## design/flow/constraint.sdc

```tcl
create_clock -name core_clock -period 5.0 [get_ports {clock}]
set_input_delay 1.0000 -clock core_clock [delete_from_list [all_inputs] [get_ports {clock}]]
set_output_delay 1.0000 -clock core_clock [all_outputs]
set_load 0.01 [all_outputs]
```

## design/flow/design.v

```verilog
module aoc_solver_top #(
    parameter WIDTH    = 32,
    parameter HEIGHT   = 32,
    parameter LOG_SIZE = 10
) (
    input         clear,
    input         clock,
    input  [31:0] reg_wdata,
    input         reg_write_strobe,
    input  [3:0]  reg_addr,
    output [31:0] reg_rdata
);
    localparam LATENCY = WIDTH + 5;
    localparam CELLS   = WIDTH * HEIGHT;
    localparam [2:0] S_START    = 3'd0;
    localparam [2:0] S_LOAD     = 3'd1;
    localparam [2:0] S_PROCESS  = 3'd2;
    localparam [2:0] S_CHECK    = 3'd3;
    localparam [2:0] S_FINISHED = 3'd4;
    reg  [LOG_SIZE-1:0] ram_write_addr;
    wire ram_write_en = reg_write_strobe & (reg_addr == 4'd3);
    wire start        = reg_write_strobe & (reg_addr == 4'd0) & reg_wdata[0];
    always @(posedge clock)
        if (clear)
            ram_write_addr <= {LOG_SIZE{1'b0}};
        else if (reg_write_strobe & (reg_addr == 4'd2))
            ram_write_addr <= reg_wdata[LOG_SIZE-1:0];
    reg [2:0]          state;
    reg [LOG_SIZE-1:0] x_count, y_count, read_addr;
    reg [15:0]         total_removed;
    reg                has_changed;
    wire in_load      = (state == S_LOAD);
    wire in_process   = (state == S_PROCESS);
    wire enable_shift = in_load | in_process;
    reg mem [0:(1<<LOG_SIZE)-1];
    reg rd_q0, rd_q1, rd_q2;
    always @(posedge clock)
        if (clear) begin
            rd_q0 <= 1'b0;
            rd_q1 <= 1'b0;
            rd_q2 <= 1'b0;
        end else begin
            rd_q0 <= mem[read_addr];
            rd_q1 <= rd_q0;
            rd_q2 <= rd_q1;
        end
    wire row0 = rd_q2;
    reg [WIDTH-1:0] line1, line2;
    wire row1 = line1[WIDTH-1];
    wire row2 = line2[WIDTH-1];
    reg r0c1, r0c2, r1c1, r1c2, r2c1, r2c2;
    always @(posedge clock)
        if (clear) begin
            line1 <= {WIDTH{1'b0}};
            line2 <= {WIDTH{1'b0}};
            {r0c1, r0c2, r1c1, r1c2, r2c1, r2c2} <= 6'd0;
        end else if (enable_shift) begin
            line1 <= {line1[WIDTH-2:0], row0};
            line2 <= {line2[WIDTH-2:0], row1};
            r0c1 <= row0; r0c2 <= r0c1;
            r1c1 <= row1; r1c2 <= r1c1;
            r2c1 <= row2; r2c2 <= r2c1;
        end
    reg [LOG_SIZE-1:0] cur_x_pipe [0:LATENCY-2];
    reg [LOG_SIZE-1:0] cur_y_pipe [0:LATENCY-2];
    reg [LOG_SIZE-1:0] waddr_pipe [0:LATENCY-1];
    integer i;
    always @(posedge clock)
        if (clear) begin
            for (i = 0; i < LATENCY - 1; i = i + 1) begin
                cur_x_pipe[i] <= {LOG_SIZE{1'b0}};
                cur_y_pipe[i] <= {LOG_SIZE{1'b0}};
            end
            for (i = 0; i < LATENCY; i = i + 1)
                waddr_pipe[i] <= {LOG_SIZE{1'b0}};
        end else begin
            cur_x_pipe[0] <= x_count;
            cur_y_pipe[0] <= y_count;
            for (i = 1; i < LATENCY - 1; i = i + 1) begin
                cur_x_pipe[i] <= cur_x_pipe[i-1];
                cur_y_pipe[i] <= cur_y_pipe[i-1];
            end
            waddr_pipe[0] <= read_addr;
            for (i = 1; i < LATENCY; i = i + 1)
                waddr_pipe[i] <= waddr_pipe[i-1];
        end
    wire [LOG_SIZE-1:0] cur_x      = cur_x_pipe[LATENCY-2];
    wire [LOG_SIZE-1:0] cur_y      = cur_y_pipe[LATENCY-2];
    wire [LOG_SIZE-1:0] write_addr = waddr_pipe[LATENCY-1];
    wire is_left   = (cur_x == 0);
    wire is_right  = (cur_x == WIDTH - 1);
    wire is_top    = (cur_y == 0);
    wire is_bottom = (cur_y == HEIGHT - 1);
    wire n_ul = r2c2 & ~(is_top | is_left);
    wire n_u  = r2c1 & ~is_top;
    wire n_ur = row2 & ~(is_top | is_right);
    wire n_l  = r1c2 & ~is_left;
    wire n_r  = row1 & ~is_right;
    wire n_dl = r0c2 & ~(is_bottom | is_left);
    wire n_d  = r0c1 & ~is_bottom;
    wire n_dr = row0 & ~(is_bottom | is_right);
    wire [3:0] count_now = n_ul + n_u + n_ur + n_l + n_r + n_dl + n_d + n_dr;
    reg [3:0] neighbours_count;
    reg       center_delayed;
    always @(posedge clock)
        if (clear) begin
            neighbours_count <= 4'd0;
            center_delayed   <= 1'b0;
        end else if (enable_shift) begin
            neighbours_count <= count_now;
            center_delayed   <= r1c1;
        end
    wire remove    = in_process & center_delayed & (neighbours_count < 4'd4);
    wire advancing = in_load | (in_process & (read_addr < CELLS));
    wire                mem_we    = ram_write_en | remove;
    wire [LOG_SIZE-1:0] mem_waddr = remove ? write_addr : ram_write_addr;
    wire                mem_wdata = remove ? 1'b0 : reg_wdata[0];
    always @(posedge clock)
        if (mem_we)
            mem[mem_waddr] <= mem_wdata;
    always @(posedge clock)
        if (clear) begin
            state         <= S_START;
            x_count       <= {LOG_SIZE{1'b0}};
            y_count       <= {LOG_SIZE{1'b0}};
            read_addr     <= {LOG_SIZE{1'b0}};
            total_removed <= 16'd0;
            has_changed   <= 1'b0;
        end else begin
            if (advancing) begin
                read_addr <= read_addr + 1'b1;
                if (x_count == WIDTH - 1) begin
                    x_count <= {LOG_SIZE{1'b0}};
                    y_count <= y_count + 1'b1;
                end else
                    x_count <= x_count + 1'b1;
            end
            case (state)
                S_START:
                    if (start) begin
                        total_removed <= 16'd0;
                        read_addr     <= {LOG_SIZE{1'b0}};
                        x_count       <= {LOG_SIZE{1'b0}};
                        y_count       <= {LOG_SIZE{1'b0}};
                        has_changed   <= 1'b0;
                        state         <= S_LOAD;
                    end
                S_LOAD:
                    if (read_addr == LATENCY - 1)
                        state <= S_PROCESS;
                S_PROCESS: begin
                    if (remove) begin
                        has_changed   <= 1'b1;
                        total_removed <= total_removed + 16'd1;
                    end
                    if (write_addr == CELLS - 1)
                        state <= S_CHECK;
                end
                S_CHECK:
                    if (has_changed) begin
                        has_changed <= 1'b0;
                        read_addr   <= {LOG_SIZE{1'b0}};
                        x_count     <= {LOG_SIZE{1'b0}};
                        y_count     <= {LOG_SIZE{1'b0}};
                        state       <= S_LOAD;
                    end else
                        state <= S_FINISHED;
                default: ;
            endcase
        end
    wire done = (state == S_FINISHED);
    assign reg_rdata = (reg_addr == 4'd1) ? {total_removed, 15'd0, done} : 32'd0;
endmodule
```

## design/flow/run.sh

```bash
#!/bin/bash
# the make line also repeats each setting of config.mk as NAME=value (left out here)
make -C /OpenROAD-flow-scripts/flow DESIGN_CONFIG=/design/flow/config.mk WORK_HOME=/design/flow/orfs CLKGATE_MAP_FILE= finish
```

## design/flow/config.mk

```make
export PLATFORM = sky130hd
export DESIGN_NAME = aoc_solver_top
export DESIGN_NICKNAME = aoc_solver_top
export VERILOG_FILES = /design/flow/design.v
export SDC_FILE = /design/flow/constraint.sdc
export NUM_CORES = 4
export LEC_CHECK = 0
export CAP_MARGIN = 20
export CORE_MARGIN = 2
export CORE_UTILIZATION = 70
export SETUP_SLACK_MARGIN = 0.7
export SLEW_MARGIN = 20
```

==> results.toml, run 1 <==
# yosys + openroad results
[route]
wire_per_inst_um = 21.4
post-route-drc-count = 0
wl_mm = 166
initialDrtViolationCount = 5330
viasPerCell = 5.80
drt.antenna.violating_nets = 0
drt_first_pass_iters = 6
vias = 44900

[sta]
fin_crit_sh_pct = 80.6
clock_skew_ns = 0.0313
rsz0062_at_grt = "no"
drv_slew = 0
fin_ws_ns = 0.970
finalCriticalPeriod_ns = 4.03
finalHoldViolCount = 0
relSlewSlack_pct = 22.9
holdWs_ns = 0.422
max_freq_ghz = 0.248
finalSetupViolations = 0
worst_pin_slew_ns = 1.16

[job]
tool_warnings = 80
cap_violations = 0

[worst_setup_path]
cp.required_ns = 5.70
crit_chain = "or4_1 -> nor2_1 -> nand3_1 -> and2_1 -> fa_1 -> inv_1 -> fa_1 -> fa_1 -> inv_1 -> ha_1 -> nand2_1 -> nor2_1 -> a31oi_1 -> xnor2_1 -> nand2_1 -> a21oi_1"
r2r_cells = 16
worst-path-max-fanout = 3
worstSetupEndpointType = "register"
critPathTopFamily = "adder cells"
critPathKind = "register to register"
timing.critical_path.arrival_ns = 4.73
worstReg2RegEnd = "neighbours_count[2]"
cp_slowest_stage_delay_ns = 0.52
startpoint_type = "register"
critPathSlowestCell = "or4_1"
worstSetupStartpoint = "cur_y_pipe[35][7]"
r2r_start = "cur_y_pipe[35][7]"
crit_path_end = "neighbours_count[2]"
r2r_slack_ns = 0.97
worst_path_most_repeated_cell = "fa_1"
cp.depth = 16
cp_num_buf_inv = 2

[power_and_ir_drop]
power_switching_share_pct = 19.6
total_power_w = 0.0353
maxPowerGroup = "sequential cells"
combPwrFrac_pct = 1.2
power-per-cell-area_nw_per_um2 = 401
clk-power_w = 0.0156
comb_power_w = 0.000433
power_frac_seq_pct = 54.4
power.switching_w = 0.00691
p_leak_nw = 29.3
p_int_w = 0.0284
power_frac_clock_pct = 44.4
powerSeq_w = 0.0192
ir_drop_mv = 0.356

[cells_and_area]
nets = 6122
area_growth_pct = 11.0
fin_util_pct = 78.3
instances_no_fill = 7748

[clock_tree]
clkTransAtPathRegs_ns = 0.06
clock_latency_ns = 0.81
cts_num_sinks = 2247
cts_max_level = 4
cts_root_buffer = "clkbuf_16"
cts_tree = "yes"
cts_buffers = 206
hold_buffers = 0
cts-resized-gates = 0
clk_path_buf_depth = 3
postCtsSetupBuffers = 0

[synthesis]
top_area_share_pct = 38.8
ys_sh_adder_pct = 0.186
synth_cell_types = 77
synth_area_um2 = 79300
ys_cells = 6130
top_cells_by_count = "dfxtp_1, nor2_1, nor2b_1, edfxtp_1, clkbuf_1"
syn_avg_cell_area_um2 = 12.9
aoi_share_pct = 2.72
top_area_cell = "edfxtp_1"
area_leaders = "edfxtp_1, dfxtp_1, nor2b_1"
ys_warn_count = 4
logic_family = "simple AND/OR/NAND/NOR gates"
ys.flops = 2247
edf_count = 1024
ys_sh_xor_pct = 0.365
mux_share_pct = 7.71
ys.flop_type = "dfxtp_1"
ys_async_sr_fraction_pct = 0
simple_gate_share_pct = 16.6
syn-instance-count = 6130
synth.most_common_cell = "dfxtp_1"
ys_seq_share_pct = 69.7
ys_area_um2 = 79300

[min_path]
hold_depth = 1
hold_end = "cur_y_pipe[21][3]"
worstHoldStart = "cur_y_pipe[20][3]"
hold_class = "register to register"

[die]
fp_util_pct = 70.6
die_h_um = 341
io_pins = 71
core_um2 = 112000
row_count = 123
dieArea_um2 = 116000
chipWidth_um = 341

[place]
pre_cts_slack_ns = 0.983
io_buffers = 33
globalplace.congestion = 0.850
place_hpwl_mm = 92.0
place_inst = 7364

[run_status]
status = "finished clean"

[global_routing]
grt_pass1_wl_mm = 249
overflow = 0
grt_pass1_vias = 42800
grt_max_degree = 228
track_usage_pct = 28.6
antenna_found_initial = 4
-- area by class of cell --
| cell class | count | area [µm²] |
|---|---|---|
| clock inverters | 72 | 694 |
| clock buffers | 310 | 6260 |
| inverters | 21 | 78.8 |
| flip-flops and latches | 2247 | 55200 |
| diodes | 1 | 2.50 |
| multi-input cells | 3403 | 22000 |
| fillers | 6717 | 24300 |
| repair buffers | 194 | 1890 |
| well taps | 1500 | 1880 |
-- metrics by stage --
stage | TNS, ns | area [µm²]
6_report | 0 | 88000
5_1_grt | 0 | 88000
4_1_cts | 0 | 88000
3_5_place_dp | 0 | 81000
3_3_place_gp | 0 | 81000
2_1_floorplan | -6161.44 | 79300
-- per-layer routing --
layer / part of all wire, % / global-route usage, %
met5: 0.025 / 0
met4: 4.4 / 11.9
met3: 12 / 7.10
met2: 45 / 44.4
met1: 39 / 39.0
==> run 2, diff against run 1 <==
ABC_AREA = 1   (was default)
CAP_MARGIN = 0   (was 20)
CORE_UTILIZATION = 72   (was 70)
CTS_CLUSTER_DIAMETER = 392   (was default)
CTS_CLUSTER_SIZE = 10   (was default)
HOLD_SLACK_MARGIN = 0.26   (was default)
PLACE_DENSITY = 0.39   (was default)
SETUP_SLACK_MARGIN = default   (was 0.7)
clock period = 2.22 ns   (was 5.0 ns; I/O delays follow)
==> results.toml, run 2 <==
# yosys + openroad results
[run_status]
status = "failed layout checks"
check.faults = "negative setup slack"

[synthesis]
top_cells_by_count = "nor2_1, inv_1, dfxtp_1, edfxtp_1, nand2_1"
ys_area_um2 = 82700
top_area_cell = "edfxtp_1"
aoi_share_pct = 3.24
ys_sh_adder_pct = 0.179
top_area_share_pct = 37.2
synth.most_common_cell = "nor2_1"
simple_gate_share_pct = 21.0
syn-instance-count = 9032
area_leaders = "edfxtp_1, dfxtp_1, nor2_1"
ys_warn_count = 4
ys_seq_share_pct = 66.8
logic_family = "simple AND/OR/NAND/NOR gates"
ys_cells = 9032
ys.flops = 2247
ys_sh_xor_pct = 0.0741
syn_avg_cell_area_um2 = 9.16
mux_share_pct = 0
synth_area_um2 = 82700
synth_cell_types = 45
ys_async_sr_fraction_pct = 0
edf_count = 1024
ys.flop_type = "dfxtp_1"

[clock_tree]
clock_latency_ns = 0.89
cts_num_sinks = 2247
cts_buffers = 274
cts_max_level = 5
cts_root_buffer = "clkbuf_16"
cts_tree = "yes"
clk_path_buf_depth = 4
clkTransAtPathRegs_ns = 0.06

[worst_setup_path]
worstSetupStartpoint = "cur_x_pipe[35][5]"
critPathSlowestCell = "fa_1"
cp_num_buf_inv = 4
timing.critical_path.arrival_ns = 4.16
critPathKind = "register to register"
r2r_start = "cur_x_pipe[35][5]"
critPathTopFamily = "adder cells"
r2r_slack_ns = -1.17
crit_path_end = "neighbours_count[2]"
crit_chain = "nor4_4 -> nand4_1 -> inv_2 -> nor2_2 -> fa_1 -> inv_1 -> fa_1 -> fa_2 -> inv_2 -> ha_4 -> nand2_2 -> nor2_2 -> a31o_2 -> xor2_1 -> o21ai_1 -> inv_1"
startpoint_type = "register"
worstReg2RegEnd = "neighbours_count[2]"
cp.required_ns = 2.99
worst-path-max-fanout = 2
cp.depth = 16
cp_slowest_stage_delay_ns = 0.53
worstSetupEndpointType = "register"
r2r_cells = 16

[route]
post-route-drc-count = 0
wl_mm = 241
drt.antenna.violating_nets = 0
wire_per_inst_um = 21.9
drt_first_pass_iters = 11
vias = 64000
initialDrtViolationCount = 9019
viasPerCell = 5.82

[cells_and_area]
flop_area_um2 = 55300
instances_no_fill = 11000
nets = 9431
comb_area_um2 = 21900
area_growth_pct = 20.8
nFillCells = 5463

[sta]
finalHoldViolCount = 0
worst_pin_slew_ns = 0.704
fin_crit_sh_pct = 153
finalCriticalPeriod_ns = 3.39
clock_skew_ns = 0.0608
drv_slew = 0
max_freq_ghz = 0.295
relSlewSlack_pct = 53.1
fin_ws_ns = -1.17
holdWs_ns = 0.272
finalSetupViolations = 1050
rsz0062_at_grt = "yes"
tns_ns = -373.99

[min_path]
worstHoldStart = "reg_wdata[7]"
hold_end = "ram_write_addr[7]"
hold_class = "input port to register"
hold_depth = 3

[place]
place_inst = 10500
globalplace.congestion = 0.892
pre_cts_slack_ns = -1.29
place_hpwl_mm = 116
io_buffers = 33

[global_routing]
grt_pass1_vias = 61700
grt_pass1_wl_mm = 346
track_usage_pct = 38.9
grt_max_degree = 168
overflow = 0
antenna_found_initial = 9

[power_and_ir_drop]
power.switching_w = 0.0170
comb_power_w = 0.00179
maxPowerGroup = "sequential cells"
ir_drop_mv = 0.804
power_frac_clock_pct = 46.0
p_int_w = 0.0665
power-per-cell-area_nw_per_um2 = 836
combPwrFrac_pct = 2.1
powerSeq_w = 0.0433
power_frac_seq_pct = 51.8
power_switching_share_pct = 20.4
clk-power_w = 0.0384
p_leak_nw = 36.6

[die]
io_pins = 71
dieArea_um2 = 118000
fp_util_pct = 72.4
core_um2 = 114000
row_count = 124
chipWidth_um = 343
die_h_um = 343

[job]
tool_warnings = 76
cap_violations = 0
[run 2: cell type report]
cell class	instances	area share (%)
Clock inverter	11	0.121
Inverter	1264	4.80
Timing Repair inverter	2	0.0413
Tap cell	1512	1.89
Antenna cell	9	0.0225
Multi-Input combinational cell	4953	21.9
Clock buffer	364	7.31
Sequential cell	2247	55.3
Timing Repair Buffer	640	8.61
[run 2: stage by stage]
step,power [W],utilization [%],instance area (µm²)
2_1_floorplan,0.0451,-,82800
3_3_place_gp,0.0456,77.0,87900
3_5_place_dp,0.0456,77.0,87900
4_1_cts,0.0834,85.8,97900
5_1_grt,0.0854,87.5,99900
6_report,0.0835,87.5,99900
[run 2: timing repair]
item / 4_1_cts / 5_1_grt
buffers inserted: 34 / 45
endpoints found under the setup margin: 1053 / 1063
pin swaps: 45 / 80
gates resized: 373 / 241
gates cloned: 39 / 29
endpoints found under the hold margin: 271 / 0
hold buffers: 3 / 0
[run 2: metal layers]
metal  up-vias  wire, µm  track usage, %
met1     29800     79100            46.1
met3      1341     30900            9.49
met4         8     20400            27.3
met5         -        62               0
li1      28400         -               -
met2      4408    111000            62.6
==> run 3, diff against run 2 <==
ABC_AREA = 0   (was 1)
CAP_MARGIN = 30   (was 0)
CELL_PAD_IN_SITES_DETAIL_PLACEMENT = 1   (was default)
CELL_PAD_IN_SITES_GLOBAL_PLACEMENT = 2   (was default)
CORE_ASPECT_RATIO = 0.63   (was default)
CORE_MARGIN = 10   (was 2)
CORE_UTILIZATION = 26   (was 72)
CTS_CLUSTER_DIAMETER = default   (was 392)
CTS_CLUSTER_SIZE = default   (was 10)
HOLD_SLACK_MARGIN = default   (was 0.26)
MIN_ROUTING_LAYER = met2   (was default)
PLACE_DENSITY = default   (was 0.39)
SETUP_SLACK_MARGIN = -0.2   (was default)
TNS_END_PERCENT = 80   (was default)
clock period = 5.0 ns   (was 2.22 ns; I/O delays follow)
==> results.toml, run 3 <==
# yosys + openroad results
[worst_setup_path]
crit_chain = "or3b_2 -> buf_12 -> buf_4 -> o221ai_1 -> o211ai_1 -> a32oi_1 -> o311ai_1 -> o31ai_1"
r2r_cells = 8
critPathKind = "register to register"
r2r_start = "read_addr[1]"
critPathSlowestCell = "dfxtp_4"
worstSetupEndpointType = "register"
cp.depth = 8
worstSetupStartpoint = "read_addr[1]"
worstReg2RegEnd = "rd_q0"
cp_num_buf_inv = 2
crit_path_end = "rd_q0"
timing.critical_path.arrival_ns = 5.06
startpoint_type = "register"
cp.required_ns = 5.71
critPathTopFamily = "AND-OR/OR-AND gates"
cp_slowest_stage_delay_ns = 0.83
worst-path-max-fanout = 28
r2r_slack_ns = 0.65

[power_and_ir_drop]
comb_power_w = 0.000481
power_switching_share_pct = 21.2
p_int_w = 0.0280
power.switching_w = 0.00754
power_frac_clock_pct = 44.6
maxPowerGroup = "sequential cells"
powerSeq_w = 0.0192
power-per-cell-area_nw_per_um2 = 388
power_frac_seq_pct = 54.0
combPwrFrac_pct = 1.4
ir_drop_mv = 0.265
clk-power_w = 0.0158
p_leak_nw = 29.7

[route]
viasPerCell = 5.65
top_layer_used = "met5"
wl_met3_mm = 99.2
post-route-drc-count = 0
wl_met2_mm = 101
vias = 58400
initialDrtViolationCount = 6394
drt_first_pass_iters = 6
drt.antenna.violating_nets = 0
wl_met1_um = 0
wl_mm = 214
wire_per_inst_um = 20.7

[clock_tree]
clkTransAtPathRegs_ns = 0.07
cts_root_buffer = "clkbuf_16"
cts_max_level = 4
clk_path_buf_depth = 4
clock_latency_ns = 0.90
cts_buffers = 207
cts_tree = "yes"
postCtsSetupBuffers = 0
cts-resized-gates = 0
hold_buffers = 0
cts_num_sinks = 2247

[synthesis]
synth.most_common_cell = "dfxtp_1"
synth_cell_types = 77
synth_area_um2 = 79300
syn_avg_cell_area_um2 = 12.9
ys.flop_type = "dfxtp_1"
area_leaders = "edfxtp_1, dfxtp_1, nor2b_1"
edf_count = 1024
logic_family = "simple AND/OR/NAND/NOR gates"
ys_sh_adder_pct = 0.186
ys_warn_count = 4
mux_share_pct = 7.71
ys_area_um2 = 79300
ys_async_sr_fraction_pct = 0
syn-instance-count = 6130
ys.flops = 2247
top_area_share_pct = 38.8
top_cells_by_count = "dfxtp_1, nor2_1, nor2b_1, edfxtp_1, clkbuf_1"
simple_gate_share_pct = 16.6
ys_sh_xor_pct = 0.365
ys_cells = 6130
top_area_cell = "edfxtp_1"
aoi_share_pct = 2.72
ys_seq_share_pct = 69.7

[die]
io_pins = 71
fp_util_pct = 26.2
core_um2 = 303000
chipWidth_um = 716
row_count = 160
dieArea_um2 = 328000
die_h_um = 458

[min_path]
hold_class = "register to register"
worstHoldStart = "waddr_pipe[27][2]"
hold_depth = 1
hold_end = "waddr_pipe[28][2]"

[job]
cap_violations = 0
tool_warnings = 105

[sta]
drv_slew = 0
max_freq_ghz = 0.230
finalHoldViolCount = 0
holdWs_ns = 0.395
relSlewSlack_pct = 29.9
worst_pin_slew_ns = 1.05
finalSetupViolations = 0
finalCriticalPeriod_ns = 4.35
fin_crit_sh_pct = 87.0
rsz0062_at_grt = "no"
clock_skew_ns = 0.0901

[place]
io_buffers = 33
place_hpwl_mm = 120
globalplace.congestion = 0.794
place_inst = 9939

[cells_and_area]
area_growth_pct = 15.5
instances_no_fill = 10300
nets = 6152

[global_routing]
track_usage_pct = 19.1
antenna_found_initial = 0
overflow = 0
grt_pass1_vias = 67700
grt_pass1_wl_mm = 314
grt_max_degree = 236

[run_status]
status = "finished clean"
run 3: area by class of cell:
| class | instances | area [µm²] |
|---|---|---|
| Fill cell | 32500 | 211000 |
| Sequential cell | 2247 | 55200 |
| Multi-Input combinational cell | 3403 | 22200 |
| Clock buffer | 303 | 6020 |
| Tap cell | 4050 | 5070 |
| Timing Repair Buffer | 223 | 2360 |
| Clock inverter | 64 | 526 |
| Antenna cell | 33 | 82.6 |
| Inverter | 21 | 78.8 |
run 3: per-layer routing:
| metal | vias to the layer above | track usage (%) |
|---|---|---|
| met5 | - | 10.2 |
| met3 | 986 | 29.0 |
| met4 | 101 | 3.12 |
| met2 | 15900 | 19.9 |
| met1 | 20800 | - |
| li1 | 20600 | - |
run 3: through the flow:
step	setup WS, ns	setup TNS [ns]	util [%]	instance area [µm²]	power (W)
2_1_floorplan	-6.02	-6161.44	-	79300	0.0199
3_3_place_gp	0.904	0	28.0	84800	0.0201
3_5_place_dp	0.834	0	28.0	84800	0.0201
4_1_cts	0.927	0	30.2	91400	0.0358
5_1_grt	0.482	0	30.2	91500	0.0367
6_report	0.650	0	30.3	91600	0.0355
==> run 4, diff against run 3 <==
ABC_AREA = default   (was 0)
CAP_MARGIN = 20   (was 30)
CELL_PAD_IN_SITES_DETAIL_PLACEMENT = default   (was 1)
CELL_PAD_IN_SITES_GLOBAL_PLACEMENT = default   (was 2)
CORE_ASPECT_RATIO = default   (was 0.63)
CORE_MARGIN = 2   (was 10)
CORE_UTILIZATION = 72   (was 26)
CTS_CLUSTER_DIAMETER = 248   (was default)
CTS_CLUSTER_SIZE = 14   (was default)
HOLD_SLACK_MARGIN = 0.3   (was default)
MIN_ROUTING_LAYER = default   (was met2)
PLACE_DENSITY_LB_ADDON = 0.03   (was default)
SETUP_SLACK_MARGIN = 0.81   (was -0.2)
TNS_END_PERCENT = default   (was 80)
clock period = 3.41 ns   (was 5.0 ns; I/O delays follow)
==> results.toml, run 4 <==
# yosys + openroad results
[route]
drt_first_pass_iters = 8
viasPerCell = 6.03
vias = 46700
wire_per_inst_um = 23.2
wl_mm = 179
initialDrtViolationCount = 5970
post-route-drc-count = 0
drt.antenna.violating_nets = 0

[worst_setup_path]
cp.required_ns = 4.12
worstSetupEndpointType = "register"
worst-path-max-fanout = 3
r2r_start = "cur_x_pipe[35][7]"
startpoint_type = "register"
cp_num_buf_inv = 2
worstReg2RegEnd = "neighbours_count[2]"
timing.critical_path.arrival_ns = 4.35
critPathSlowestCell = "or4_4"
cp_slowest_stage_delay_ns = 0.55
crit_chain = "or4_4 -> nor2_4 -> nand3_2 -> and2_4 -> fa_1 -> inv_1 -> fa_1 -> fa_2 -> inv_2 -> ha_4 -> nand2_2 -> nor2_1 -> a31oi_1 -> xnor2_1 -> nand2_1 -> a21oi_2"
crit_path_end = "neighbours_count[2]"
worstSetupStartpoint = "cur_x_pipe[35][7]"
critPathTopFamily = "adder cells"
critPathKind = "register to register"
worst_path_most_repeated_cell = "fa_1"
r2r_cells = 16
r2r_slack_ns = -0.24
cp.depth = 16

[global_routing]
grt_pass1_wl_mm = 260
track_usage_pct = 31.1
grt_max_degree = 201
antenna_found_initial = 5
overflow = 0
grt_pass1_vias = 44300

[synthesis]
ys_sh_adder_pct = 0.186
logic_family = "simple AND/OR/NAND/NOR gates"
top_area_cell = "edfxtp_1"
ys_async_sr_fraction_pct = 0
ys_warn_count = 4
synth_area_um2 = 79300
syn-instance-count = 6130
area_leaders = "edfxtp_1, dfxtp_1, nor2b_1"
ys_cells = 6130
ys.flop_type = "dfxtp_1"
aoi_share_pct = 2.72
top_cells_by_count = "dfxtp_1, nor2_1, nor2b_1, edfxtp_1, clkbuf_1"
mux_share_pct = 7.71
top_area_share_pct = 38.8
simple_gate_share_pct = 16.6
ys.flops = 2247
ys_seq_share_pct = 69.7
synth.most_common_cell = "dfxtp_1"
ys_area_um2 = 79300
ys_sh_xor_pct = 0.365
syn_avg_cell_area_um2 = 12.9
synth_cell_types = 77
edf_count = 1024

[sta]
worst_pin_slew_ns = 0.886
relSlewSlack_pct = 40.8
fin_crit_sh_pct = 107
finalSetupViolations = 2
fin_ws_ns = -0.235
drv_slew = 0
rsz0062_at_grt = "yes"
finalCriticalPeriod_ns = 3.65
clock_skew_ns = 0.0284
max_freq_ghz = 0.274
finalHoldViolCount = 0
holdWs_ns = 0.338

[power_and_ir_drop]
power_switching_share_pct = 19.8
clk-power_w = 0.0186
power_frac_seq_pct = 59.2
power-per-cell-area_nw_per_um2 = 533
combPwrFrac_pct = 1.5
total_power_w = 0.0475
ir_drop_mv = 0.480
p_int_w = 0.0381
power.switching_w = 0.00940
p_leak_nw = 29.8
power_frac_clock_pct = 39.3
maxPowerGroup = "sequential cells"
comb_power_w = 0.000725
powerSeq_w = 0.0281

[clock_tree]
cts_tree = "yes"
cts_root_buffer = "clkbuf_16"
clock_latency_ns = 0.79
cts_num_sinks = 2247
cts_max_level = 4
clkTransAtPathRegs_ns = 0.07
cts_buffers = 178
clk_path_buf_depth = 3

[place]
place_hpwl_mm = 97.8
io_buffers = 33
place_inst = 7401
dpl_cell_area_um2 = 82400
globalplace.congestion = 0.873

[min_path]
hold_class = "input port to register"
hold_depth = 2
hold_end = "line1[18]"
worstHoldStart = "clear"

[die]
chipWidth_um = 336
core_um2 = 109000
die_h_um = 336
io_pins = 71
dieArea_um2 = 113000
fp_util_pct = 72.7
row_count = 121

[run_status]
status = "failed layout checks"
check.faults = "negative setup slack"

[cells_and_area]
stdcell_area_um2 = 89100
area_growth_pct = 12.4
fin_util_pct = 81.7
nets = 6277
instances_no_fill = 7738

[job]
cap_violations = 0
tool_warnings = 77
==> run 4: stage by stage <==
| step | worst slack (ns) | setup TNS [ns] |
|---|---|---|
| finish | -0.235 | -0.372 |
| detailed placement | -0.373 | -0.677 |
| global route | -0.362 | -0.617 |
| global placement | -0.509 | -0.939 |
| CTS | -0.235 | -0.371 |
| floorplan | -7.29 | -7466.74 |
==> run 4: layer usage <==
metal	track usage (%)	vias to the layer above	part of all wire (%)	wire length [µm]
met1	41.3	22600	36	64700
met4	13.3	6	4.7	8490
met3	9.69	586	14	24500
met2	48.1	2646	45	81500
met5	0	-	0.020	35
li1	-	20800	-	-
==> run 4: timing repair <==
item,4_1_cts,5_1_grt
hold endpoints to repair,1,0
cloned,10,9
pin swaps,14,22
gates resized,171,123
hold buffers,2,0
setup buffers,17,23
setup endpoints to repair,1055,941
==> run 4: layout make-up <==
type / instances / area (µm²)
inverter: 21 / 81.3
timing repair buffer: 377 / 4490
clock buffer: 261 / 4850
multi-input combinational: 3403 / 22500
clock inverter: 10 / 150
sequential: 2247 / 55200
fill: 5901 / 19900
tap: 1414 / 1770
antenna: 5 / 12.5
==> run 5, diff against run 4 <==
CELL_PAD_IN_SITES_DETAIL_PLACEMENT = 0   (was default)
CORE_ASPECT_RATIO = 0.95   (was default)
CORE_UTILIZATION = 70   (was 72)
CTS_CLUSTER_DIAMETER = 360   (was 248)
CTS_CLUSTER_SIZE = default   (was 14)
HOLD_SLACK_MARGIN = 0.09   (was 0.3)
PLACE_DENSITY_LB_ADDON = default   (was 0.03)
SETUP_SLACK_MARGIN = default   (was 0.81)
SLEW_MARGIN = 30   (was 20)
clock period = 3.2 ns   (was 3.41 ns; I/O delays follow)
==> results.toml, run 5 <==
# yosys + openroad results
[worst_setup_path]
r2r_cells = 16
timing.critical_path.arrival_ns = 4.36
crit_path_end = "neighbours_count[2]"
crit_chain = "or4_4 -> nor2_4 -> nand3_2 -> and2_4 -> fa_1 -> inv_2 -> fa_1 -> fa_2 -> inv_2 -> ha_4 -> nand2_2 -> nor2_2 -> a31oi_2 -> xnor2_1 -> nand2_1 -> a21oi_1"
cp.depth = 16
critPathKind = "register to register"
worstReg2RegEnd = "neighbours_count[2]"
r2r_start = "cur_x_pipe[35][8]"
critPathSlowestCell = "fa_1"
cp_num_buf_inv = 2
cp_slowest_stage_delay_ns = 0.55
worstSetupStartpoint = "cur_x_pipe[35][8]"
startpoint_type = "register"
worstSetupEndpointType = "register"
r2r_slack_ns = -0.41
critPathTopFamily = "adder cells"
cp.required_ns = 3.95
worst-path-max-fanout = 3

[clock_tree]
cts_tree = "yes"
cts_num_sinks = 2247
clock_latency_ns = 0.83
cts_buffers = 204
clkTransAtPathRegs_ns = 0.06
cts_root_buffer = "clkbuf_16"
cts_max_level = 4
clk_path_buf_depth = 3

[run_status]
status = "failed layout checks"
check.faults = "negative setup slack"

[global_routing]
use_met1_pct = 40.8
grt_util_met2_pct = 47.9
overflow = 0
grt_pass1_wl_mm = 265
antenna_found_initial = 7
grt_max_degree = 201
grt_pass1_vias = 44900
track_usage_pct = 30.4
busiest_layer = "met2"
use_met3_pct = 7.00

[power_and_ir_drop]
power-per-cell-area_nw_per_um2 = 619
power_switching_share_pct = 20.0
clk-power_w = 0.0246
ir_drop_mv = 0.660
combPwrFrac_pct = 1.3
p_int_w = 0.0443
power_frac_clock_pct = 44.5
p_leak_nw = 30.0
power.switching_w = 0.0111
maxPowerGroup = "sequential cells"
comb_power_w = 0.000707
powerSeq_w = 0.0300
power_frac_seq_pct = 54.2

[die]
dieArea_um2 = 116000
chipWidth_um = 349
io_pins = 71
die_h_um = 332
row_count = 120
fp_util_pct = 70.5
core_um2 = 112000

[sta]
fin_ws_ns = -0.413
drv_slew = 0
finalHoldViolCount = 0
finalSetupViolations = 3
worst_pin_slew_ns = 0.853
finalCriticalPeriod_ns = 3.61
rsz0062_at_grt = "yes"
max_freq_ghz = 0.277
relSlewSlack_pct = 43.0
clock_skew_ns = 0.0323
fin_crit_sh_pct = 113

[synthesis]
syn_avg_cell_area_um2 = 12.9
area_leaders = "edfxtp_1, dfxtp_1, nor2b_1"
top_cells_by_count = "dfxtp_1, nor2_1, nor2b_1, edfxtp_1, clkbuf_1"
simple_gate_share_pct = 16.6
edf_count = 1024
ys.flop_type = "dfxtp_1"
ys_sh_xor_pct = 0.365
synth_area_um2 = 79300
mux_share_pct = 7.71
aoi_share_pct = 2.72
ys_async_sr_fraction_pct = 0
ys_warn_count = 4
ys.flops = 2247
ys_area_um2 = 79300
ys_sh_adder_pct = 0.186
ys_cells = 6130
synth.most_common_cell = "dfxtp_1"
synth_cell_types = 77
syn-instance-count = 6130
ys_seq_share_pct = 69.7
top_area_share_pct = 38.8
top_area_cell = "edfxtp_1"
logic_family = "simple AND/OR/NAND/NOR gates"

[place]
place_hpwl_mm = 99.8
pre_cts_slack_ns = -0.551
io_buffers = 33
globalplace.congestion = 0.877
place_inst = 7444

[route]
viasPerCell = 5.86
vias = 45900
wire_per_inst_um = 22.3
drt.antenna.violating_nets = 0
wl_mm = 174
post-route-drc-count = 0
initialDrtViolationCount = 4866
drt_first_pass_iters = 6

[cells_and_area]
instances_no_fill = 7833
area_growth_pct = 12.8
fin_util_pct = 79.5
nets = 6240

[job]
tool_warnings = 82
cap_violations = 0

[min_path]
hold_depth = 2
worstHoldStart = "clear"
hold_class = "input port to register"
hold_end = "cur_x_pipe[0][6]"
[run 5: through the flow]
step	setup TNS [ns]	hold slack, ns	cell area, µm²	total power (W)
2_1_floorplan	-7682.20	0.414	79300	0.0312
3_3_place_gp	-1.36	0.416	82200	0.0313
3_5_place_dp	-1.33	0.420	82200	0.0313
4_1_cts	-0.839	0.158	89300	0.0556
5_1_grt	-0.993	0.197	89400	0.0568
6_report	-0.736	0.202	89400	0.0553
[run 5: cell type report]
type / count / area [µm²]
clock buffers: 286 / 5920
repair buffers: 314 / 3240
clock inverters: 96 / 1040
multi-input cells: 3403 / 22000
well taps: 1464 / 1830
inverters: 21 / 78.8
fillers: 6696 / 23100
flip-flops and latches: 2247 / 55200
diodes: 2 / 5.00
[run 5: timing repair]
item | CTS | global route
hold buffers | 0 | 0
setup endpoints to repair | 3 | 131
buffers inserted | 1 | 1
gates cloned | 1 | 2
resized | 20 | 15
pin swaps | 10 | 7
[run 5: layer usage]
metal / up-vias / wire length [µm]
li1: 20800 / -
met1: 22500 / 66600
met2: 2130 / 81600
met3: 474 / 18200
met4: 12 / 7980
met5: - / 93
==> run 6, diff against run 5 <==
CAP_MARGIN = 10   (was 20)
CELL_PAD_IN_SITES_DETAIL_PLACEMENT = default   (was 0)
CORE_ASPECT_RATIO = default   (was 0.95)
CORE_UTILIZATION = 72   (was 70)
CTS_CLUSTER_DIAMETER = 147   (was 360)
HOLD_SLACK_MARGIN = default   (was 0.09)
PLACE_DENSITY = 0.63   (was default)
SETUP_SLACK_MARGIN = 0.7   (was default)
SLEW_MARGIN = 20   (was 30)
clock period = 4.9 ns   (was 3.2 ns; I/O delays follow)
==> results.toml, run 6 <==
# yosys + openroad results
[run_status]
status = "finished clean"

[synthesis]
ys_async_sr_fraction_pct = 0
synth_cell_types = 77
mux_share_pct = 7.71
syn-instance-count = 6130
top_cells_by_count = "dfxtp_1, nor2_1, nor2b_1, edfxtp_1, clkbuf_1"
synth_area_um2 = 79300
ys_sh_adder_pct = 0.186
logic_family = "simple AND/OR/NAND/NOR gates"
ys_area_um2 = 79300
area_leaders = "edfxtp_1, dfxtp_1, nor2b_1"
top_area_cell = "edfxtp_1"
simple_gate_share_pct = 16.6
ys_warn_count = 4
top_area_share_pct = 38.8
ys.flop_type = "dfxtp_1"
ys.flops = 2247
ys_cells = 6130
aoi_share_pct = 2.72
synth.most_common_cell = "dfxtp_1"
syn_avg_cell_area_um2 = 12.9
edf_count = 1024
ys_seq_share_pct = 69.7
ys_sh_xor_pct = 0.365

[sta]
fin_crit_sh_pct = 81.4
finalSetupViolations = 0
rsz0062_at_grt = "no"
max_freq_ghz = 0.251
drv_slew = 0
worst_pin_slew_ns = 1.23
relSlewSlack_pct = 18.2
clock_skew_ns = 0.0413
finalHoldViolCount = 0
finalCriticalPeriod_ns = 3.99
fin_ws_ns = 0.909

[job]
tool_warnings = 80
cap_violations = 0

[worst_setup_path]
worstSetupStartpoint = "cur_y_pipe[35][7]"
cp_num_buf_inv = 2
critPathKind = "register to register"
crit_chain = "or4_1 -> nor2_1 -> nand3_1 -> and2_1 -> fa_1 -> inv_1 -> fa_1 -> fa_1 -> inv_1 -> ha_1 -> nand2_1 -> nor2_1 -> a31oi_1 -> xnor2_1 -> nand2_1 -> a21oi_1"
r2r_cells = 16
worst-path-max-fanout = 3
cp_slowest_stage_delay_ns = 0.51
timing.critical_path.arrival_ns = 4.69
critPathTopFamily = "adder cells"
worst_path_most_repeated_cell = "fa_1"
cp.depth = 16
worstSetupEndpointType = "register"
crit_path_end = "neighbours_count[2]"
cp.required_ns = 5.60
r2r_slack_ns = 0.91
r2r_start = "cur_y_pipe[35][7]"
worstReg2RegEnd = "neighbours_count[2]"
critPathSlowestCell = "or4_1"
startpoint_type = "register"

[place]
place_hpwl_mm = 94.4
io_buffers = 33
pre_cts_slack_ns = 0.931
globalplace.congestion = 0.873

[clock_tree]
cts_tree = "yes"
cts_root_buffer = "clkbuf_16"
cts_num_sinks = 2247
cts_max_level = 4
hold_buffers = 0
clkTransAtPathRegs_ns = 0.06
clock_latency_ns = 0.81
cts_buffers = 204
clk_path_buf_depth = 3

[route]
wire_per_inst_um = 21.9
initialDrtViolationCount = 5496
vias = 45300
drt_first_pass_iters = 6
wl_mm = 168
drt.antenna.violating_nets = 0
post-route-drc-count = 0
viasPerCell = 5.89

[die]
row_count = 121
die_h_um = 336
io_pins = 71
core_um2 = 109000
chipWidth_um = 336
dieArea_um2 = 113000
fp_util_pct = 72.7

[power_and_ir_drop]
total_power_w = 0.0357
power.switching_w = 0.00714
power_frac_seq_pct = 54.8
power_switching_share_pct = 20.0
comb_power_w = 0.000459
maxPowerGroup = "sequential cells"
p_leak_nw = 29.2
clk-power_w = 0.0157
ir_drop_mv = 0.330
power_frac_clock_pct = 43.9
powerSeq_w = 0.0196
p_int_w = 0.0286
combPwrFrac_pct = 1.3
power-per-cell-area_nw_per_um2 = 406

[cells_and_area]
flop_area_um2 = 55200
area_growth_pct = 10.9
fin_util_pct = 80.6
comb_area_um2 = 22000
nFillCells = 6176
nets = 6132

[global_routing]
antenna_found_initial = 9
grt_pass1_wl_mm = 254
grt_max_degree = 202
track_usage_pct = 30.2
overflow = 0
grt_pass1_vias = 43100

[min_path]
worstHoldStart = "waddr_pipe[34][2]"
hold_end = "waddr_pipe[35][2]"
hold_class = "register to register"
hold_depth = 1
run 6: cell type report:
type	instances	area share [%]
flip-flops and latches	2247	62.9
multi-input cells	3403	25.0
clock buffers	298	6.72
repair buffers	206	2.33
well taps	1414	2.01
clock inverters	88	0.975
inverters	21	0.0897
diodes	1	0.00285
run 6: timing repair:
item	in CTS	in global routing
gates resized	0	1
setup endpoints to repair	0	1
setup buffers	0	0
run 6: stage by stage:
step | setup TNS [ns] | instance area (µm²) | instances | hold WS (ns)
finish | 0 | 87900 | 7678 | 0.418
global route | 0 | 87900 | 7677 | 0.438
CTS | 0 | 87900 | 7677 | 0.424
global placement | 0 | 81100 | 7291 | 0.416
floorplan | -6243.36 | 79300 | 6144 | 0.414
detailed placement | 0 | 81100 | 7291 | 0.420
run 6: per-layer routing:
| layer | global-route usage (%) | up-vias | routed length [µm] |
|---|---|---|---|
| met1 | 40.8 | 21800 | 63300 |
| met3 | 7.06 | 514 | 19500 |
| met5 | 0 | - | 63 |
| li1 | - | 20600 | - |
| met4 | 14.4 | 10 | 8260 |
| met2 | 46.8 | 2269 | 77300 |
==> run 7, diff against run 6 <==
CAP_MARGIN = 20   (was 10)
CELL_PAD_IN_SITES_GLOBAL_PLACEMENT = 2   (was default)
CORE_ASPECT_RATIO = 1.53   (was default)
CORE_MARGIN = 8   (was 2)
CORE_UTILIZATION = 52   (was 72)
CTS_CLUSTER_DIAMETER = default   (was 147)
CTS_CLUSTER_SIZE = 31   (was default)
HOLD_SLACK_MARGIN = 0.16   (was default)
PLACE_DENSITY = default   (was 0.63)
SETUP_SLACK_MARGIN = default   (was 0.7)
SLEW_MARGIN = 10   (was 20)
TNS_END_PERCENT = 65   (was default)
clock period = 5.0 ns   (was 4.9 ns; I/O delays follow)
==> results.toml, run 7 <==
# yosys + openroad results
[run_status]
status = "finished clean"

[cells_and_area]
area_growth_pct = 12.1
nets = 6124
instances_no_fill = 8226

[power_and_ir_drop]
maxPowerGroup = "sequential cells"
combPwrFrac_pct = 1.3
p_int_w = 0.0286
power_frac_seq_pct = 53.7
ir_drop_mv = 0.312
total_power_w = 0.0357
power_frac_clock_pct = 45.1
power_switching_share_pct = 19.9
clk-power_w = 0.0161
power-per-cell-area_nw_per_um2 = 402
p_leak_nw = 29.4
comb_power_w = 0.000450
power.switching_w = 0.00712
powerSeq_w = 0.0192

[synthesis]
top_cells_by_count = "dfxtp_1, nor2_1, nor2b_1, edfxtp_1, clkbuf_1"
simple_gate_share_pct = 16.6
ys_async_sr_fraction_pct = 0
ys.flop_type = "dfxtp_1"
syn-instance-count = 6130
ys.flops = 2247
ys_sh_xor_pct = 0.365
ys_warn_count = 4
top_area_share_pct = 38.8
syn_avg_cell_area_um2 = 12.9
edf_count = 1024
ys_cells = 6130
synth_cell_types = 77
mux_share_pct = 7.71
area_leaders = "edfxtp_1, dfxtp_1, nor2b_1"
aoi_share_pct = 2.72
logic_family = "simple AND/OR/NAND/NOR gates"
ys_seq_share_pct = 69.7
ys_area_um2 = 79300
synth_area_um2 = 79300
top_area_cell = "edfxtp_1"
synth.most_common_cell = "dfxtp_1"
ys_sh_adder_pct = 0.186

[min_path]
hold_end = "waddr_pipe[30][1]"
hold_depth = 1
worstHoldStart = "waddr_pipe[29][1]"
hold_class = "register to register"

[worst_setup_path]
critPathKind = "register to register"
cp.depth = 16
startpoint_type = "register"
worst_path_most_repeated_cell = "fa_1"
r2r_start = "cur_y_pipe[35][7]"
r2r_slack_ns = 0.77
worstSetupStartpoint = "cur_y_pipe[35][7]"
crit_path_end = "neighbours_count[2]"
timing.critical_path.arrival_ns = 4.96
cp_num_buf_inv = 2
critPathSlowestCell = "or4_1"
worst-path-max-fanout = 3
worstSetupEndpointType = "register"
crit_chain = "or4_1 -> nor2_1 -> nand3_1 -> and2_1 -> fa_1 -> inv_1 -> fa_1 -> fa_1 -> inv_1 -> ha_1 -> nand2_1 -> nor2_1 -> a31oi_1 -> xnor2_1 -> nand2_1 -> a21oi_1"
cp_slowest_stage_delay_ns = 0.54
cp.required_ns = 5.73
critPathTopFamily = "simple AND/OR/NAND/NOR gates"
worstReg2RegEnd = "neighbours_count[2]"
r2r_cells = 16

[route]
wl_mm = 186
drt_first_pass_iters = 6
initialDrtViolationCount = 3690
drt.antenna.violating_nets = 0
post-route-drc-count = 0
viasPerCell = 5.46
vias = 44900
wire_per_inst_um = 22.6

[die]
core_um2 = 152000
die_h_um = 499
chipWidth_um = 332
row_count = 177
fp_util_pct = 52.3
io_pins = 71
dieArea_um2 = 165000

[sta]
max_freq_ghz = 0.236
fin_crit_sh_pct = 84.6
relSlewSlack_pct = 28.5
finalHoldViolCount = 0
rsz0062_at_grt = "no"
finalCriticalPeriod_ns = 4.23
tns_ns = 0
worst_pin_slew_ns = 1.07
clock_skew_ns = 0.0316
finalSetupViolations = 0
drv_slew = 0

[clock_tree]
cts_buffers = 201
postCtsSetupBuffers = 0
cts_tree = "yes"
clk_path_buf_depth = 3
clock_latency_ns = 0.83
cts_num_sinks = 2247
hold_buffers = 0
clkTransAtPathRegs_ns = 0.06
cts-resized-gates = 0
cts_max_level = 4
cts_root_buffer = "clkbuf_16"

[global_routing]
antenna_found_initial = 4
overflow = 0
grt_max_degree = 221
track_usage_pct = 22.1
grt_pass1_wl_mm = 276
grt_pass1_vias = 44000

[place]
place_inst = 7839
globalplace.congestion = 0.819
place_hpwl_mm = 104
io_buffers = 33

[job]
tool_warnings = 83
cap_violations = 0
[run 7: metrics by stage]
step	worst slack [ns]	cell area (µm²)	util, %	hold WS [ns]
finish	0.769	88900	58.6	0.424
global placement	0.568	81800	53.9	0.416
global route	0.519	88900	58.6	0.442
floorplan	-6.02	79300	-	0.414
CTS	0.683	88800	58.6	0.428
detailed placement	0.731	81800	53.9	0.420
[run 7: metal layers]
layer | global-route usage (%) | up-vias | routed length [µm]
met5 | 0 | - | 0
met4 | 10.1 | 0 | 8960
met3 | 2.96 | 378 | 10100
met2 | 38.4 | 1264 | 92400
met1 | 27.5 | 22700 | 74200
li1 | - | 20600 | -
[run 7: layout make-up]
| cell class | instances | area [µm²] |
|---|---|---|
| clock buffers | 277 | 5790 |
| fillers | 12400 | 62800 |
| multi-input cells | 3403 | 22000 |
| diodes | 3 | 7.51 |
| repair buffers | 201 | 2040 |
| inverters | 21 | 78.8 |
| well taps | 1969 | 2460 |
| flip-flops and latches | 2247 | 55200 |
| clock inverters | 105 | 1240 |
==> run 8, diff against run 7 <==
CAP_MARGIN = 10   (was 20)
CELL_PAD_IN_SITES_DETAIL_PLACEMENT = 0   (was default)
CELL_PAD_IN_SITES_GLOBAL_PLACEMENT = default   (was 2)
CORE_ASPECT_RATIO = default   (was 1.53)
CORE_MARGIN = 2   (was 8)
CORE_UTILIZATION = 70   (was 52)
CTS_CLUSTER_SIZE = 14   (was 31)
HOLD_SLACK_MARGIN = -0.08   (was 0.16)
PLACE_DENSITY = 0.61   (was default)
SETUP_SLACK_MARGIN = 0.74   (was default)
SLEW_MARGIN = 30   (was 10)
TNS_END_PERCENT = default   (was 65)
clock period = 3.13 ns   (was 5.0 ns; I/O delays follow)
==> results.toml, run 8 <==
# yosys + openroad results
[place]
place_hpwl_mm = 102
pre_cts_slack_ns = -0.796
globalplace.congestion = 0.858
place_inst = 7514
io_buffers = 33
dpl_cell_area_um2 = 83000

[synthesis]
syn_avg_cell_area_um2 = 12.9
aoi_share_pct = 2.72
logic_family = "simple AND/OR/NAND/NOR gates"
ys.flops = 2247
area_leaders = "edfxtp_1, dfxtp_1, nor2b_1"
syn-instance-count = 6130
top_area_share_pct = 38.8
ys_async_sr_fraction_pct = 0
mux_share_pct = 7.71
simple_gate_share_pct = 16.6
synth_cell_types = 77
ys_seq_share_pct = 69.7
ys_sh_adder_pct = 0.186
synth.most_common_cell = "dfxtp_1"
ys_warn_count = 4
ys_area_um2 = 79300
ys_sh_xor_pct = 0.365
top_area_cell = "edfxtp_1"
edf_count = 1024
ys_cells = 6130
ys.flop_type = "dfxtp_1"
top_cells_by_count = "dfxtp_1, nor2_1, nor2b_1, edfxtp_1, clkbuf_1"
synth_area_um2 = 79300

[die]
dieArea_um2 = 116000
core_um2 = 112000
io_pins = 71
row_count = 123
chipWidth_um = 341
die_h_um = 341
fp_util_pct = 70.6

[sta]
clock_skew_ns = 0.0398
relSlewSlack_pct = 50.1
tns_ns = -1.55
max_freq_ghz = 0.254
rsz0062_at_grt = "yes"
fin_ws_ns = -0.813
finalHoldViolCount = 0
drv_slew = 0
worst_pin_slew_ns = 0.749
finalCriticalPeriod_ns = 3.94
finalSetupViolations = 3
fin_crit_sh_pct = 126

[power_and_ir_drop]
p_int_w = 0.0449
power_frac_clock_pct = 44.3
combPwrFrac_pct = 1.6
powerSeq_w = 0.0306
clk-power_w = 0.0250
power.switching_w = 0.0117
maxPowerGroup = "sequential cells"
power_switching_share_pct = 20.6
power-per-cell-area_nw_per_um2 = 584
p_leak_nw = 33.0
ir_drop_mv = 0.631
power_frac_seq_pct = 54.2
comb_power_w = 0.000890

[worst_setup_path]
r2r_cells = 16
worstSetupEndpointType = "register"
worstReg2RegEnd = "neighbours_count[2]"
worstSetupStartpoint = "cur_x_pipe[35][7]"
cp.required_ns = 3.88
critPathTopFamily = "adder cells"
critPathKind = "register to register"
crit_chain = "or4_4 -> nor2_4 -> nand3_4 -> and2_4 -> fa_1 -> inv_2 -> fa_1 -> fa_2 -> inv_2 -> ha_4 -> nand2_2 -> nor2_2 -> a31oi_2 -> xnor2_1 -> nand2_1 -> a21oi_1"
cp.depth = 16
timing.critical_path.arrival_ns = 4.69
crit_path_end = "neighbours_count[2]"
cp_slowest_stage_delay_ns = 0.60
critPathSlowestCell = "fa_1"
worst-path-max-fanout = 3
r2r_slack_ns = -0.81
startpoint_type = "register"
r2r_start = "cur_x_pipe[35][7]"
cp_num_buf_inv = 2

[route]
post-route-drc-count = 0
drt.antenna.violating_nets = 0
viasPerCell = 6.34
wl_mm = 231
initialDrtViolationCount = 7674
vias = 51600
wire_per_inst_um = 28.4
drt_first_pass_iters = 13

[global_routing]
grt_pass1_vias = 45700
antenna_found_initial = 17
overflow = 0
grt_pass1_wl_mm = 273
grt_max_degree = 175
track_usage_pct = 31.4

[cells_and_area]
nets = 6492
stdcell_area_um2 = 96800
instances_no_fill = 8137
nFillCells = 4960
area_growth_pct = 22.1

[clock_tree]
cts_buffers = 206
clkTransAtPathRegs_ns = 0.06
clock_latency_ns = 0.85
cts_tree = "yes"
cts_num_sinks = 2247
cts_root_buffer = "clkbuf_16"
clk_path_buf_depth = 3
cts_max_level = 4

[min_path]
hold_class = "input port to register"
hold_depth = 2
worstHoldStart = "clear"
hold_end = "cur_x_pipe[10][6]"

[job]
tool_warnings = 67
cap_violations = 0

[run_status]
status = "failed layout checks"
check.faults = "negative setup slack"
==> run 8: stage by stage <==
stage          power [W]  hold WS [ns]  util (%)
6_report          0.0566         0.273      86.2
5_1_grt           0.0579         0.287      86.1
4_1_cts           0.0565         0.257      80.9
3_5_place_dp      0.0321         0.420      73.9
3_3_place_gp      0.0320         0.414      73.9
2_1_floorplan     0.0319         0.414         -
==> run 8: cell type report <==
| type | instances | area, µm² | share of cell area, % |
|---|---|---|---|
| Clock inverter | 87 | 1010 | 1.04 |
| Tap cell | 1500 | 1880 | 1.94 |
| Antenna cell | 18 | 45.0 | 0.0465 |
| Inverter | 21 | 81.3 | 0.0840 |
| Timing Repair Buffer | 564 | 8230 | 8.50 |
| Multi-Input combinational cell | 3403 | 24500 | 25.3 |
| Sequential cell | 2247 | 55300 | 57.1 |
| Clock buffer | 297 | 5790 | 5.98 |
==> run 8: what timing repair did <==
action / in CTS / in global routing
hold buffers: 0 / 0
buffers inserted: 27 / 89
pin swaps: 19 / 173
cloned: 13 / 92
resized: 231 / 717
endpoints found under the setup margin: 1047 / 1022
==> run 8: layer usage <==
layer / wire length (µm) / GRT usage [%] / share of wire, %
met2: 98600 / 51.1 / 43
met1: 72700 / 39.8 / 31
met5: 543 / 0 / 0.23
met3: 36400 / 7.56 / 16
met4: 23100 / 15.7 / 10
==> run 9, diff against run 8 <==
ABC_AREA = 1   (was default)
CAP_MARGIN = 20   (was 10)
CELL_PAD_IN_SITES_DETAIL_PLACEMENT = 2   (was 0)
CELL_PAD_IN_SITES_GLOBAL_PLACEMENT = 2   (was default)
CORE_ASPECT_RATIO = 1.07   (was default)
CORE_MARGIN = 6   (was 2)
CORE_UTILIZATION = 67   (was 70)
CTS_CLUSTER_SIZE = 11   (was 14)
GPL_TIMING_DRIVEN = 1   (was default)
HOLD_SLACK_MARGIN = 0.18   (was -0.08)
MAX_ROUTING_LAYER = met4   (was default)
PLACE_DENSITY = 0.93   (was 0.61)
SETUP_SLACK_MARGIN = default   (was 0.74)
TNS_END_PERCENT = 45   (was default)
clock period = 6.75 ns   (was 3.13 ns; I/O delays follow)
==> results.toml, run 9 <==
# implementation run metrics
[die]
core_um2 = 122000
die_h_um = 375
chipWidth_um = 352
row_count = 132
fp_util_pct = 67.9
dieArea_um2 = 132000

[synthesis]
top_cells_by_count = "nor2_1, inv_1, dfxtp_1, edfxtp_1, nand2_1"
syn_avg_cell_area_um2 = 9.16
simple_gate_share_pct = 21.0
aoi_share_pct = 3.24
ys_cells = 9032
synth.most_common_cell = "nor2_1"
ys_sh_xor_pct = 0.0741
ys.flops = 2247
syn-instance-count = 9032
area_leaders = "edfxtp_1, dfxtp_1, nor2_1"
edf_count = 1024
synth_area_um2 = 82700
ys_warn_count = 4
synth_cell_types = 45
ys_seq_share_pct = 66.8
ys.flop_type = "dfxtp_1"
mux_share_pct = 0
ys_area_um2 = 82700
ys_async_sr_fraction_pct = 0
top_area_share_pct = 37.2
ys_sh_adder_pct = 0.179
logic_family = "simple AND/OR/NAND/NOR gates"
top_area_cell = "edfxtp_1"

[run_status]
failed_stage = "global placement without I/O (3_1_place_gp_skip_io)"
error = "[ERROR GPL-0301] Utilization 117.874 % exceeds 100%."
status = "aborted with a tool error"
==> run 10, diff against run 9 <==
ABC_AREA = default   (was 1)
CELL_PAD_IN_SITES_DETAIL_PLACEMENT = 0   (was 2)
CELL_PAD_IN_SITES_GLOBAL_PLACEMENT = default   (was 2)
CORE_ASPECT_RATIO = default   (was 1.07)
CORE_MARGIN = 2   (was 6)
CORE_UTILIZATION = 72   (was 67)
CTS_CLUSTER_SIZE = 58   (was 11)
GPL_TIMING_DRIVEN = default   (was 1)
HOLD_SLACK_MARGIN = -0.08   (was 0.18)
MAX_ROUTING_LAYER = default   (was met4)
PLACE_DENSITY = 0.35   (was 0.93)
SETUP_SLACK_MARGIN = -0.21   (was default)
TNS_END_PERCENT = default   (was 45)
clock period = 3.04 ns   (was 6.75 ns; I/O delays follow)
==> results.toml, run 10 <==
# yosys + openroad results
[run_status]
status = "failed layout checks"
check.faults = "negative setup slack"

[route]
drt.antenna.violating_nets = 0
vias = 46300
post-route-drc-count = 0
initialDrtViolationCount = 5338
wl_mm = 173
viasPerCell = 5.92
drt_first_pass_iters = 6
wire_per_inst_um = 22.1

[worst_setup_path]
critPathKind = "register to register"
worst-path-max-fanout = 3
cp.required_ns = 3.78
cp_num_buf_inv = 3
cp_slowest_stage_delay_ns = 0.55
cp.depth = 17
critPathSlowestCell = "or4_4"
r2r_start = "cur_x_pipe[35][8]"
timing.critical_path.arrival_ns = 4.53
crit_chain = "or4_4 -> nor2_4 -> buf_6 -> nand3_4 -> and2_4 -> fa_1 -> inv_2 -> fa_1 -> fa_2 -> inv_2 -> ha_4 -> nand2_2 -> nor2_2 -> a31oi_2 -> xnor2_1 -> nand2_1 -> a21oi_1"
startpoint_type = "register"
worstSetupEndpointType = "register"
r2r_cells = 17
r2r_slack_ns = -0.75
critPathTopFamily = "adder cells"
crit_path_end = "neighbours_count[2]"
worstSetupStartpoint = "cur_x_pipe[35][8]"
worstReg2RegEnd = "neighbours_count[2]"

[place]
globalplace.congestion = 0.883
place_hpwl_mm = 98.8
io_buffers = 33
dpl_cell_area_um2 = 82500

[power_and_ir_drop]
maxPowerGroup = "sequential cells"
comb_power_w = 0.000775
clk-power_w = 0.0254
total_power_w = 0.0578
power_frac_seq_pct = 54.6
power-per-cell-area_nw_per_um2 = 645
power.switching_w = 0.0115
power_switching_share_pct = 20.0
ir_drop_mv = 0.616
powerSeq_w = 0.0316
p_leak_nw = 30.2
p_int_w = 0.0462
power_frac_clock_pct = 44.0
combPwrFrac_pct = 1.3

[die]
fp_util_pct = 72.7
row_count = 121
io_pins = 71
dieArea_um2 = 113000
die_h_um = 336
chipWidth_um = 336
core_um2 = 109000

[global_routing]
antenna_found_initial = 7
overflow = 0
grt_pass1_wl_mm = 260
grt_pass1_vias = 44600
grt_max_degree = 159
track_usage_pct = 30.9

[synthesis]
ys_area_um2 = 79300
top_area_cell = "edfxtp_1"
synth_area_um2 = 79300
syn_avg_cell_area_um2 = 12.9
edf_count = 1024
ys_async_sr_fraction_pct = 0
synth.most_common_cell = "dfxtp_1"
mux_share_pct = 7.71
ys_cells = 6130
area_leaders = "edfxtp_1, dfxtp_1, nor2b_1"
simple_gate_share_pct = 16.6
top_area_share_pct = 38.8
logic_family = "simple AND/OR/NAND/NOR gates"
synth_cell_types = 77
aoi_share_pct = 2.72
ys_sh_xor_pct = 0.365
syn-instance-count = 6130
top_cells_by_count = "dfxtp_1, nor2_1, nor2b_1, edfxtp_1, clkbuf_1"
ys_sh_adder_pct = 0.186
ys.flops = 2247
ys_warn_count = 4
ys_seq_share_pct = 69.7
ys.flop_type = "dfxtp_1"

[job]
cap_violations = 0
tool_warnings = 70

[cells_and_area]
fin_util_pct = 82.1
stdcell_area_um2 = 89500
nets = 6278
nFillCells = 5827
area_growth_pct = 13.0

[sta]
rsz0062_at_grt = "yes"
drv_slew = 0
tns_ns = -3.34
finalCriticalPeriod_ns = 3.79
holdWs_ns = 0.217
finalHoldViolCount = 0
fin_ws_ns = -0.751
finalSetupViolations = 96
fin_crit_sh_pct = 125
clock_skew_ns = 0.0297
max_freq_ghz = 0.264
worst_pin_slew_ns = 0.812
relSlewSlack_pct = 44.5

[clock_tree]
cts_max_level = 4
cts_buffers = 205
clk_path_buf_depth = 3
cts_root_buffer = "clkbuf_16"
hold_buffers = 0
cts_num_sinks = 2247
clkTransAtPathRegs_ns = 0.06
cts_tree = "yes"
clock_latency_ns = 0.82

[min_path]
hold_class = "input port to register"
hold_end = "waddr_pipe[0][3]"
hold_depth = 2
worstHoldStart = "clear"
==> run 10: timing repair <==
item / 4_1_cts / 5_1_grt
setup endpoints to repair: 2 / 2
resized: 14 / 9
pin swaps: 7 / 16
buffers inserted: 14 / 3
==> run 10: final cells by class <==
cell class / count / area [µm²] / share of cell area (%)
clock buffer: 314 / 6160 / 6.88
timing repair buffer: 351 / 3610 / 4.03
antenna: 3 / 7.51 / 0.00838
tap: 1414 / 1770 / 1.98
clock inverter: 69 / 658 / 0.735
sequential: 2247 / 55200 / 61.7
inverter: 21 / 78.8 / 0.0880
multi-input combinational: 3403 / 22000 / 24.6
==> run 10: layer usage <==
layer  part of all wire (%)  wire length, µm  global-route usage [%]  vias up
met5                  0.062              108                       0        -
li1                       -                -                       -    20900
met2                     47            80700                    48.7     2392
met1                     37            64000                    41.3    22500
met3                     12            20600                    7.81      460
met4                    4.4             7550                    13.3       14
==> run 10: stage by stage <==
step                      cells  setup WS, ns
final                      7822        -0.751
after global routing       7820        -0.857
after CTS                  7818        -0.615
after detailed placement   7421        -0.748
after global placement     7421        -0.763
after floorplan            6144         -7.66
==> run 11, diff against run 10 <==
CELL_PAD_IN_SITES_DETAIL_PLACEMENT = default   (was 0)
CORE_UTILIZATION = 31   (was 72)
CTS_CLUSTER_SIZE = default   (was 58)
HOLD_SLACK_MARGIN = default   (was -0.08)
PLACE_DENSITY = default   (was 0.35)
SETUP_SLACK_MARGIN = default   (was -0.21)
SLEW_MARGIN = 20   (was 30)
clock period = 6.19 ns   (was 3.04 ns; I/O delays follow)
==> results.toml, run 11 <==
# yosys + openroad results
[cells_and_area]
flop_area_um2 = 55200
area_growth_pct = 13.6
comb_area_um2 = 22000
nFillCells = 24600
nets = 6082

[min_path]
hold_depth = 1
hold_class = "register to register"
hold_end = "cur_y_pipe[29][2]"
worstHoldStart = "cur_y_pipe[28][2]"

[die]
core_um2 = 254000
chipWidth_um = 510
io_pins = 71
fp_util_pct = 31.2
dieArea_um2 = 260000
die_h_um = 510
row_count = 185

[power_and_ir_drop]
p_leak_nw = 29.1
combPwrFrac_pct = 1.2
power.switching_w = 0.00577
total_power_w = 0.0287
maxPowerGroup = "sequential cells"
clk-power_w = 0.0128
p_int_w = 0.0229
ir_drop_mv = 0.210
powerSeq_w = 0.0155
power-per-cell-area_nw_per_um2 = 318
power_frac_clock_pct = 44.7
comb_power_w = 0.000349
power_switching_share_pct = 20.1
power_frac_seq_pct = 54.1

[worst_setup_path]
startpoint_type = "input port"
worst_path_most_repeated_cell = "clkdlybuf4s50_1"
crit_chain = "clkdlybuf4s50_1 -> nor4b_4 -> buf_4 -> and2_1 -> clkdlybuf4s50_1"
r2r_start = "read_addr[2]"
critPathKind = "input port to output port"
worst-path-max-fanout = 17
r2r_cells = 9
critPathTopFamily = "buffers and inverters"
worstReg2RegEnd = "rd_q0"
r2r_slack_ns = 2.08
crit_path_end = "reg_rdata[21]"
cp_slowest_stage_delay_ns = 0.54
cp_num_buf_inv = 3
cp.depth = 5
critPathSlowestCell = "clkdlybuf4s50_1"
worstSetupStartpoint = "reg_addr[1]"
cp.required_ns = 4.95
timing.critical_path.arrival_ns = 3.12
worstSetupEndpointType = "output port"

[clock_tree]
hold_buffers = 0
cts_num_sinks = 2247
cts-resized-gates = 0
cts_tree = "yes"
clk_path_buf_depth = 3
cts_root_buffer = "clkbuf_16"
cts_buffers = 208
clock_latency_ns = 0.85
cts_max_level = 4
clkTransAtPathRegs_ns = 0.06
postCtsSetupBuffers = 0

[job]
tool_warnings = 78
cap_violations = 0

[synthesis]
ys.flop_type = "dfxtp_1"
mux_share_pct = 7.71
logic_family = "simple AND/OR/NAND/NOR gates"
ys_sh_adder_pct = 0.186
ys.flops = 2247
top_area_share_pct = 38.8
synth_cell_types = 77
synth.most_common_cell = "dfxtp_1"
ys_cells = 6130
area_leaders = "edfxtp_1, dfxtp_1, nor2b_1"
top_area_cell = "edfxtp_1"
syn-instance-count = 6130
ys_sh_xor_pct = 0.365
synth_area_um2 = 79300
edf_count = 1024
ys_warn_count = 4
ys_seq_share_pct = 69.7
aoi_share_pct = 2.72
ys_async_sr_fraction_pct = 0
top_cells_by_count = "dfxtp_1, nor2_1, nor2b_1, edfxtp_1, clkbuf_1"
syn_avg_cell_area_um2 = 12.9
ys_area_um2 = 79300
simple_gate_share_pct = 16.6

[route]
drt_first_pass_iters = 5
drt.antenna.violating_nets = 0
wl_mm = 171
wire_per_inst_um = 17.8
post-route-drc-count = 0
vias = 44400
initialDrtViolationCount = 4765
viasPerCell = 4.64

[global_routing]
grt_max_degree = 209
antenna_found_initial = 2
track_usage_pct = 13.0
overflow = 0
grt_pass1_wl_mm = 257
grt_pass1_vias = 42400

[place]
place_hpwl_mm = 92.9
io_buffers = 33
globalplace.congestion = 0.782

[sta]
holdWs_ns = 0.414
worst_pin_slew_ns = 1.18
max_freq_ghz = 0.230
relSlewSlack_pct = 21.2
finalHoldViolCount = 0
tns_ns = 0
finalCriticalPeriod_ns = 4.35
fin_crit_sh_pct = 70.3
drv_slew = 0
clock_skew_ns = 0.0385
rsz0062_at_grt = "no"
finalSetupViolations = 0

[run_status]
status = "finished clean"
-- run 11: final cells by class --
cell class / instances / area share (%)
Sequential cell: 2247 / 61.3
Multi-Input combinational cell: 3403 / 24.5
Clock buffer: 299 / 6.75
Tap cell: 3366 / 4.68
Timing Repair Buffer: 152 / 1.68
Clock inverter: 83 / 0.995
Inverter: 21 / 0.0889
Antenna cell: 5 / 0.0139
-- run 11: per-layer routing --
layer	GRT usage, %	wire (µm)	vias up
met5	0	0	-
met4	5.28	6370	0
met3	2.88	13600	339
met2	20.9	79500	1445
met1	16.8	71400	22100
li1	-	-	20500
-- run 11: per-stage QoR --
stage               util [%]  setup WS [ns]  instance area (µm²)  cells
CTS                     35.4           1.76                90000   9567
detailed placement      32.7           1.76                83000   9185
global route            35.4           1.68                90100   9572
finish                  35.4           1.84                90100   9576
floorplan                  -          -5.07                79300   6144
global placement        32.6           1.73                83000   9184
Power figures rest on the tool's default switching activity, not on a simulated workload.
